Setup of oak:
## processor
module processor(clk,rst,ld,kernel,o_img_re,o_img_addr,i_img_data,
                 o_out_we,o_out_addr,o_out_data,o_complete);
For scale: about 1500 flip-flops, ~89000 sq um of cells after synthesis.
clock: 3.56 ns
lec_check: 0
cap_margin: 0
core_margin: 2
core_utilization: 72
cts_cluster_diameter: 53
cts_cluster_size: 13
place_density: 0.42
setup_slack_margin: 0.71
slew_margin: 20
run.sh (not shown) runs the stock make flow with config.mk's settings and CLKGATE_MAP_FILE=.
The log for oak ends in global routing (5_1_grt) with error GRT-0116, so the run never completed.
Input-level comparison between pine and oak:
- changing CORE_UTILIZATION from 72 to 39
- removing PLACE_DENSITY (formerly 0.42)
- removing CTS_CLUSTER_DIAMETER (formerly 53)
- setting MAX_ROUTING_LAYER to met5 for the first time
- changing CAP_MARGIN from 0 to 20
- setting HOLD_SLACK_MARGIN to 0.28 for the first time
- removing SETUP_SLACK_MARGIN (formerly 0.71)
- removing CTS_CLUSTER_SIZE (formerly 13)
- setting TNS_END_PERCENT to 75 for the first time
- setting GPL_TIMING_DRIVEN to 0 for the first time
- changing the clock period (ns, I/O delays scaled along) from 3.56 to 5.96
Results
pine: complete, dirty (negative setup slack)
oak -> pine: number of hold buffers added after cts flat
On post-synthesis share of cell area spent on xor and xnor gates, oak tracks pine almost exactly.
~same area fraction in and, or, nand and nor cells in oak and pine
Compared with oak, pine shows cell row count higher by about 36%.
Of pine and oak, it is pine that has the higher clock buffer count from CTS.
NOTE placeable core region oak->pine increased by more than half
Note that the die size recorded for pine amounts to 1.8 times the value seen in oak.
From pine to oak, proportion of register bits with asynchronous set or reset after synthesis did not move at all.
pine gives less cell area after placement than oak did.
The vertical extent of the die in pine is 1.4 times that in oak.
Edits applied to the flow inputs when going from pine to birch:
- a change of GPL_TIMING_DRIVEN from 0 to 1
- an added SETUP_SLACK_MARGIN of 1.55
- an added CTS_CLUSTER_SIZE of 42
- a change of CORE_UTILIZATION from 39 to 66
- a change of CAP_MARGIN from 20 to 5
==> comparison <==
Nothing crashed in pine and all stages finished; the problem is that the final layout failed, the offending checks being negative setup slack. As the logs show, birch stopped at global routing (5_1_grt) after a tool error, so it never reached the end of the flow. From pine to birch the numbers moved as follows: maximum clock path buffer count did not really move, post-placement cell area did not really move, die boundary height went down, number of core rows went down, detailed placement HPWL went down. From pine to birch the numbers moved as follows: area reported by Yosys stat comparable, number of buffers inserted during clock tree synthesis now smaller, floorplan core density now larger, number of sinks handled by clock tree synthesis comparable. Looking at die size across both flows, birch is the stronger of the two, with pine trailing. Between pine and birch, last weighted congestion value of the routability-driven placer increased.
### birch -> maple
- clearing GPL_TIMING_DRIVEN, which used to be 1
- clearing MAX_ROUTING_LAYER, which used to be met5
- swapping 5 for 40 in CAP_MARGIN
- swapping 66 for 57 in CORE_UTILIZATION
- clearing SETUP_SLACK_MARGIN, which used to be 1.55
- swapping 42 for 14 in CTS_CLUSTER_SIZE
- clearing HOLD_SLACK_MARGIN, which used to be 0.28
- clearing TNS_END_PERCENT, which used to be 75
- swapping 5.96 for 5.64 in the clock period (ns, I/O delays scaled along)
Results
- maple: all stages done; final checks FAILED (negative setup slack).
- maple vs birch: floorplan core area up by more than 10%
- On number of placement rows: maple sits above birch.
- On maple: starting utilization of the core area is 9.4 points lower than what birch gave.
- maple vs birch — die span in x climbed by a little under 10%
Setup changes, maple to cedar
- PLACE_DENSITY_LB_ADDON now 0.03, previously not set
- CTS_CLUSTER_SIZE now 43, was 14
- CORE_UTILIZATION now 72, was 57
- CAP_MARGIN now 20, was 40
- the clock period (ns, I/O delays scaled along) now 3.78, was 5.64
[summary]
cedar never completed; the flow aborted with a tool error in global routing (5_1_grt).
Die size was higher in maple than in cedar.
Between maple and cedar, the floorplan-stage core utilization is higher for cedar.

---

processor again, from the RTL that the note above started with.
## processor
module processor(clk,rst,ld,kernel,o_img_re,o_img_addr,i_img_data,
                 o_out_we,o_out_addr,o_out_data,o_complete);
clock: 5.44 ns
lec_check: 0
cap_margin: 20
core_margin: 2
core_utilization: 39
cts_cluster_size: 14
gpl_timing_driven: 1
hold_slack_margin: 0.28
max_routing_layer: met5
slew_margin: 20
tns_end_percent: 75
The baseline completed, yet does not pass: setup timing.
Edit:
--- a/flow/config.mk
+++ b/flow/config.mk
@@ -9,8 +9,3 @@
 export CORE_MARGIN = 2
-export CORE_UTILIZATION = 39
-export CTS_CLUSTER_SIZE = 14
-export GPL_TIMING_DRIVEN = 1
-export HOLD_SLACK_MARGIN = 0.28
-export MAX_ROUTING_LAYER = met5
+export CORE_UTILIZATION = 40
 export SLEW_MARGIN = 20
-export TNS_END_PERCENT = 75
==> flow/constraint.sdc (replaced) <==
create_clock -name core_clock -period 11.9 [get_ports {clk}]
set_input_delay 2.3800 -clock core_clock [delete_from_list [all_inputs] [get_ports {clk}]]
set_output_delay 2.3800 -clock core_clock [all_outputs]
set_load 0.01 [all_outputs]
- The new run finished with timing, DRC and antenna clean
- cell area went down by 6.4%
- power fell by 55%
- sequential share of layout area is higher by 2.6 points
- die area went down by 2.5%
- wire length goes down by 5.0%
- via count went down by 4.5%
- core utilization shrinks by 2.0 points
- setup slack is better by 4800 ps
- maximum frequency falls by 19%
- combinational power falls by 58%
Edit:
--- a/flow/config.mk
+++ b/flow/config.mk
@@ -7,5 +7,7 @@
 export LEC_CHECK = 0
-export CAP_MARGIN = 20
+export CAP_MARGIN = 5
 export CORE_MARGIN = 2
-export CORE_UTILIZATION = 40
+export CORE_UTILIZATION = 68
+export CTS_CLUSTER_DIAMETER = 42
+export MAX_ROUTING_LAYER = met4
 export SLEW_MARGIN = 20
==> flow/constraint.sdc (replaced) <==
create_clock -name core_clock -period 7.57 [get_ports {clk}]
set_input_delay 1.5140 -clock core_clock [delete_from_list [all_inputs] [get_ports {clk}]]
set_output_delay 1.5140 -clock core_clock [all_outputs]
set_load 0.01 [all_outputs]
Outcome: This time the run aborted during global routing (5_1_grt). Area after synthesis is unchanged. Synthesized cell count does not change. Die area fell by 41%.
Edit:
--- a/flow/config.mk
+++ b/flow/config.mk
@@ -7,7 +7,5 @@
 export LEC_CHECK = 0
-export CAP_MARGIN = 5
+export CAP_MARGIN = 20
 export CORE_MARGIN = 2
-export CORE_UTILIZATION = 68
-export CTS_CLUSTER_DIAMETER = 42
-export MAX_ROUTING_LAYER = met4
+export CORE_UTILIZATION = 39
 export SLEW_MARGIN = 20
==> flow/constraint.sdc (replaced) <==
create_clock -name core_clock -period 13.3 [get_ports {clk}]
set_input_delay 2.6600 -clock core_clock [delete_from_list [all_inputs] [get_ports {clk}]]
set_output_delay 2.6600 -clock core_clock [all_outputs]
set_load 0.01 [all_outputs]
The new run went through all stages and came out clean.
Die area grows by 73%.
Area after synthesis does not change.
Synthesized cell count does not change.

---

Starting RTL as in the previous note.
clock: 7.23 ns
lec_check: 0
cap_margin: 20
core_margin: 2
core_utilization: 71
cts_cluster_size: 42
gpl_timing_driven: 1
hold_slack_margin: 0.28
max_routing_layer: met5
place_density: 0.8
slew_margin: 20
tns_end_percent: 75
The starting point stopped in global routing (5_1_grt) (GRT-0116).
Edit:
CAP_MARGIN = 5   (was 20)
CORE_UTILIZATION = 70   (was 71)
PLACE_DENSITY = unset   (was 0.8)
clock period = 5.96 ns   (was 7.23 ns; I/O delays follow)
Outcome: The new run ended with an error in global routing (5_1_grt) on GRT-0116; synthesized area stays the same; die size increases slightly; synthesized cell count is unchanged.

---

Starting RTL as in the previous note.
clock: 7.13 ns
lec_check: 0
cap_margin: 0
cell_pad_in_sites_global_placement: 1
core_margin: 2
core_utilization: 39
cts_cluster_diameter: 310
cts_cluster_size: 14
gpl_routability_driven: 0
gpl_timing_driven: 0
hold_slack_margin: 0.28
max_routing_layer: met5
slew_margin: 40
tns_end_percent: 60
The starting point produced a layout that fails on setup timing.
Next try:
==> flow/config.mk (replaced) <==
export PLATFORM = sky130hd
export DESIGN_NAME = processor
export DESIGN_NICKNAME = processor
export VERILOG_FILES = /design/flow/design.v
export SDC_FILE = /design/flow/constraint.sdc
export NUM_CORES = 4
export LEC_CHECK = 0
export CAP_MARGIN = 20
export CORE_MARGIN = 2
export CORE_UTILIZATION = 57
export CTS_CLUSTER_DIAMETER = 365
export CTS_CLUSTER_SIZE = 14
export SLEW_MARGIN = 20
==> flow/constraint.sdc (replaced) <==
create_clock -name core_clock -period 5.3 [get_ports {clk}]
set_input_delay 1.0600 -clock core_clock [delete_from_list [all_inputs] [get_ports {clk}]]
set_output_delay 1.0600 -clock core_clock [all_outputs]
set_load 0.01 [all_outputs]
What happened: The changed run produced a layout that fails on setup timing. Synthesized cell count stays the same. Clock power grows by 30%. First-iteration DRC count shrinks by 3.2%. Cell count shrinks by 6.9%. Count of clock-buffer cells in the layout shrinks by 6. Flip-flop count stays the same. Via count shrinks by 2.5%. Sequential share of layout area stays flat. Register-to-register slack degrades by 1300 ps. Cell area stays flat. Setup slack degrades by 1300 ps.

---

processor again, from the RTL that the note above started with.
==> flow/design.v (excerpt) <==
module processor(clk,rst,ld,kernel,o_img_re,o_img_addr,i_img_data,
                 o_out_we,o_out_addr,o_out_data,o_complete);
input clk,rst,ld;
input [143:0] kernel;
output o_img_re;
output [16:0] o_img_addr;
input [7:0] i_img_data;
output o_out_we;
output [15:0] o_out_addr;
output [7:0] o_out_data;
output o_complete;
wire pc_ctrl_sig;
wire [31:0] new_pc,o_pc,o_instr;
wire [36:0] WB_DATA;
wire wb_en;
wire [2:0] o_ctrl_alu;
wire o_bse,o_rd_ctrl,o_en;
wire [5:0] o_funct;
wire [4:0] o_shift_amt;
wire [31:0] o_a,o_b,o_b_ex,o_se,o_aluout_ex,o_mem_data,o_aluout_mem;
wire [4:0] o_rd,o_rd_ex,o_rd_mem;
wire [2:0] o_ctrl_mux,o_ctrl_mux_ex;
wire complete;
assign o_complete = complete;
IF    instruction_fetch(clk,rst,ld,kernel,new_pc,pc_ctrl_sig,o_pc,o_instr,complete);
ID    instruction_decode(clk,rst,ld,wb_en,WB_DATA[36:32],WB_DATA[31:0],o_pc,o_instr,o_ctrl_alu,o_bse,o_funct,o_shift_amt,o_a,o_b,o_se,o_rd,o_ctrl_mux,new_pc,pc_ctrl_sig);
EX    execute(clk,rst,ld,o_ctrl_alu,o_bse,o_funct,o_shift_amt,o_a,o_b,o_se,o_rd,o_ctrl_mux,o_ctrl_mux_ex,o_aluout_ex,o_b_ex,o_rd_ex);
ME    memory (clk,rst,ld,o_ctrl_mux_ex,o_aluout_ex,o_rd_ex,o_img_re,o_img_addr,i_img_data,o_rd_ctrl,o_en,o_mem_data,o_aluout_mem,o_rd_mem);
  ...
make LEC_CHECK=0 ABC_AREA=1 CAP_MARGIN=15 CELL_PAD_IN_SITES_DETAIL_PLACEMENT=2 CELL_PAD_IN_SITES_GLOBAL_PLACEMENT=3 CORE_MARGIN=2 CORE_UTILIZATION=67 GPL_TIMING_DRIVEN=0 MAX_ROUTING_LAYER=met5 MIN_ROUTING_LAYER=met2 PLACE_DENSITY_LB_ADDON=0.17 SETUP_SLACK_MARGIN=0.99 SLEW_MARGIN=40 TNS_END_PERCENT=80 finish   # period 11.0 ns
The baseline aborted during global placement without I/O.
Rerun with:
==> flow/config.mk (replaced) <==
export PLATFORM = sky130hd
export DESIGN_NAME = processor
export DESIGN_NICKNAME = processor
export VERILOG_FILES = /design/flow/design.v
export SDC_FILE = /design/flow/constraint.sdc
export NUM_CORES = 4
export LEC_CHECK = 0
export CAP_MARGIN = 20
export CORE_MARGIN = 2
export CORE_UTILIZATION = 40
export SLEW_MARGIN = 20
==> flow/constraint.sdc (replaced) <==
create_clock -name core_clock -period 9.18 [get_ports {clk}]
set_input_delay 1.8360 -clock core_clock [delete_from_list [all_inputs] [get_ports {clk}]]
set_output_delay 1.8360 -clock core_clock [all_outputs]
set_load 0.01 [all_outputs]
=> The changed run completed without violations. Synthesized cell count drops by about 40%. Die size grows by 53%. Area after synthesis drops by about 8%.

---

== v34 ==
processor again, from the RTL that the note above started with.
==> flow/config.mk <==
export PLATFORM = sky130hd
export DESIGN_NAME = processor
export DESIGN_NICKNAME = processor
export VERILOG_FILES = /design/flow/design.v
export SDC_FILE = /design/flow/constraint.sdc
export NUM_CORES = 4
export LEC_CHECK = 0
export CAP_MARGIN = 20
export CORE_MARGIN = 2
export CORE_UTILIZATION = 25
export SLEW_MARGIN = 20
==> flow/constraint.sdc <==
create_clock -name core_clock -period 9.18 [get_ports {clk}]
set_input_delay 1.8360 -clock core_clock [delete_from_list [all_inputs] [get_ports {clk}]]
set_output_delay 1.8360 -clock core_clock [all_outputs]
set_load 0.01 [all_outputs]
v34 did not stop at any stage, and its layout met the timing, DRC and antenna checks.
The following lists how v16 was set up differently from v34:
- CTS_CLUSTER_SIZE: unset -> 99
- CTS_CLUSTER_DIAMETER: unset -> 389
- CORE_UTILIZATION: 25 -> 72
- PLACE_DENSITY_LB_ADDON: unset -> 0.02
- TNS_END_PERCENT: unset -> 5
- SETUP_SLACK_MARGIN: unset -> 0.73
- the clock period (ns, I/O delays scaled along): 9.18 -> 5.1
Notes after the runs:
In the summary table, v16 is marked failed, with error GRT-0116 raised in global routing.
Between v16 and v34, floorplan die height is higher for v34, v16 comes in under that.
Number of buffers added by the clock tree synthesis step down 136 in v16 wrt v34
Row row count: v16 lower / v34 higher
NOTE: horizontal die dimension in v16 falls short of that of v34
Against v34 as the reference, v16 delivers a higher routability congestion estimate from global placement.
Against v34, detailed placer's ending HPWL in v16 came out worse.
v16 against v34: H-tree depth decreased by 3 relative to the old numbers, initial standard-cell utilization of the core increased by 47 points relative to the old numbers.
v16 vs. v34: post-CTS setup buffer count went up by 9.
Diff v34..v16 | fraction of registers with async set/reset | unchanged
> inputs changed (v16 -> v26)
- a change of CORE_UTILIZATION from 72 to 21
- a deleted CTS_CLUSTER_SIZE that had been 99
- a deleted PLACE_DENSITY_LB_ADDON that had been 0.02
- a deleted TNS_END_PERCENT that had been 5
- a deleted SETUP_SLACK_MARGIN that had been 0.73
- a deleted CTS_CLUSTER_DIAMETER that had been 389
- a change of the clock period (ns, I/O delays scaled along) from 5.1 to 17.3
Between v16 and v26, area of the die increased.
Placeable core region sits higher in v26 than in v16.
Looking at standard-cell row count across v16 and v26, the one that comes out lower is v16.
Number of H-tree levels up 3 in v26 wrt v16
Lower placer congestion estimate among v16 and v26: v26
Changes observed in v26 relative to v16: vertical die dimension moved up; buffer count from post-CTS setup fixing moved down.
v26: no failed stages, no open violations at the end
Here is what was changed in the inputs of v39 compared with v26.
- putting PLACE_DENSITY at 0.35 where nothing was set
- swapping 21 for 62 in CORE_UTILIZATION
- putting SETUP_SLACK_MARGIN at 0.73 where nothing was set
- swapping 17.3 for 7.75 in the clock period (ns, I/O delays scaled along)
## What came out
- Diff v26 -> v39: die size moved down, final critical-path required period moved down.
- For v26, the capture point of the critical path was execute.o_aluout[30]$_DFF_P_, unlike v39, where it was execute.o_aluout[29]$_DFF_P_.
- Comparing v26 and v39, the lower global-route usage is on v26.
- v39 vs v26, wire length went up by about 3.5%.

---

== run A ==
Starting RTL as in the previous note.
Settings: LEC_CHECK=0, CAP_MARGIN=20, CORE_MARGIN=2, CORE_UTILIZATION=68, CTS_CLUSTER_SIZE=14, GPL_TIMING_DRIVEN=1, HOLD_SLACK_MARGIN=0.28, MAX_ROUTING_LAYER=met5, SETUP_SLACK_MARGIN=-0.31, SLEW_MARGIN=20, TNS_END_PERCENT=75; clock period 3.64 ns.
As the logs show, run A stopped at global routing after a tool error, so it never reached the end of the flow.
The following lists how run B was set up differently from run A:
Settings: a change of CORE_UTILIZATION from 68 to 72; a deleted SETUP_SLACK_MARGIN that had been -0.31; a change of CTS_CLUSTER_SIZE from 14 to 42; an added PLACE_DENSITY_LB_ADDON of 0.26; a change of the clock period (ns, I/O delays scaled along) from 3.64 to 7.23.
### Flow results
FAIL run B @ global routing: tool exited with error. Die area in run B is 0.0074 mm² lower than in run A. From run A to run B the numbers moved as follows: synthesized flop and latch total flat; post-detailed-placement cell area decreased 9.2%; cell total in the yosys stat output comparable; number of gates resized after CTS went down.
Input-level comparison between run C and run B:
Settings: SETUP_SLACK_MARGIN: unset -> 1.2; PLACE_DENSITY_LB_ADDON: 0.26 -> unset; CORE_UTILIZATION: 72 -> 70; CAP_MARGIN: 20 -> 5; CTS_CLUSTER_DIAMETER: unset -> 363; CTS_CLUSTER_SIZE: 42 -> 47; the clock period (ns, I/O delays scaled along): 7.23 -> 5.96.
Results
As the logs show, run C stopped at global routing after a tool error, so it never reached the end of the flow.
As far as fraction of synthesized cell area in xor and xnor cells goes, run B and run C are indistinguishable; the numbers are identical.
Number of buffers created by CTS shrinks by more than half when moving from run B to run C.
Run C vs. run B: die area went up by 0.0036 mm²; area of the synthesized netlist per yosys stat held steady; die extent in x shows an increase of about 1.4%.
Compared with run B, run C shows a lower worst setup slack after placement.
Comparing run C and run B, instance area after placement is lower on run B.
Power figures rest on the tool's default switching activity, not on a simulated workload.
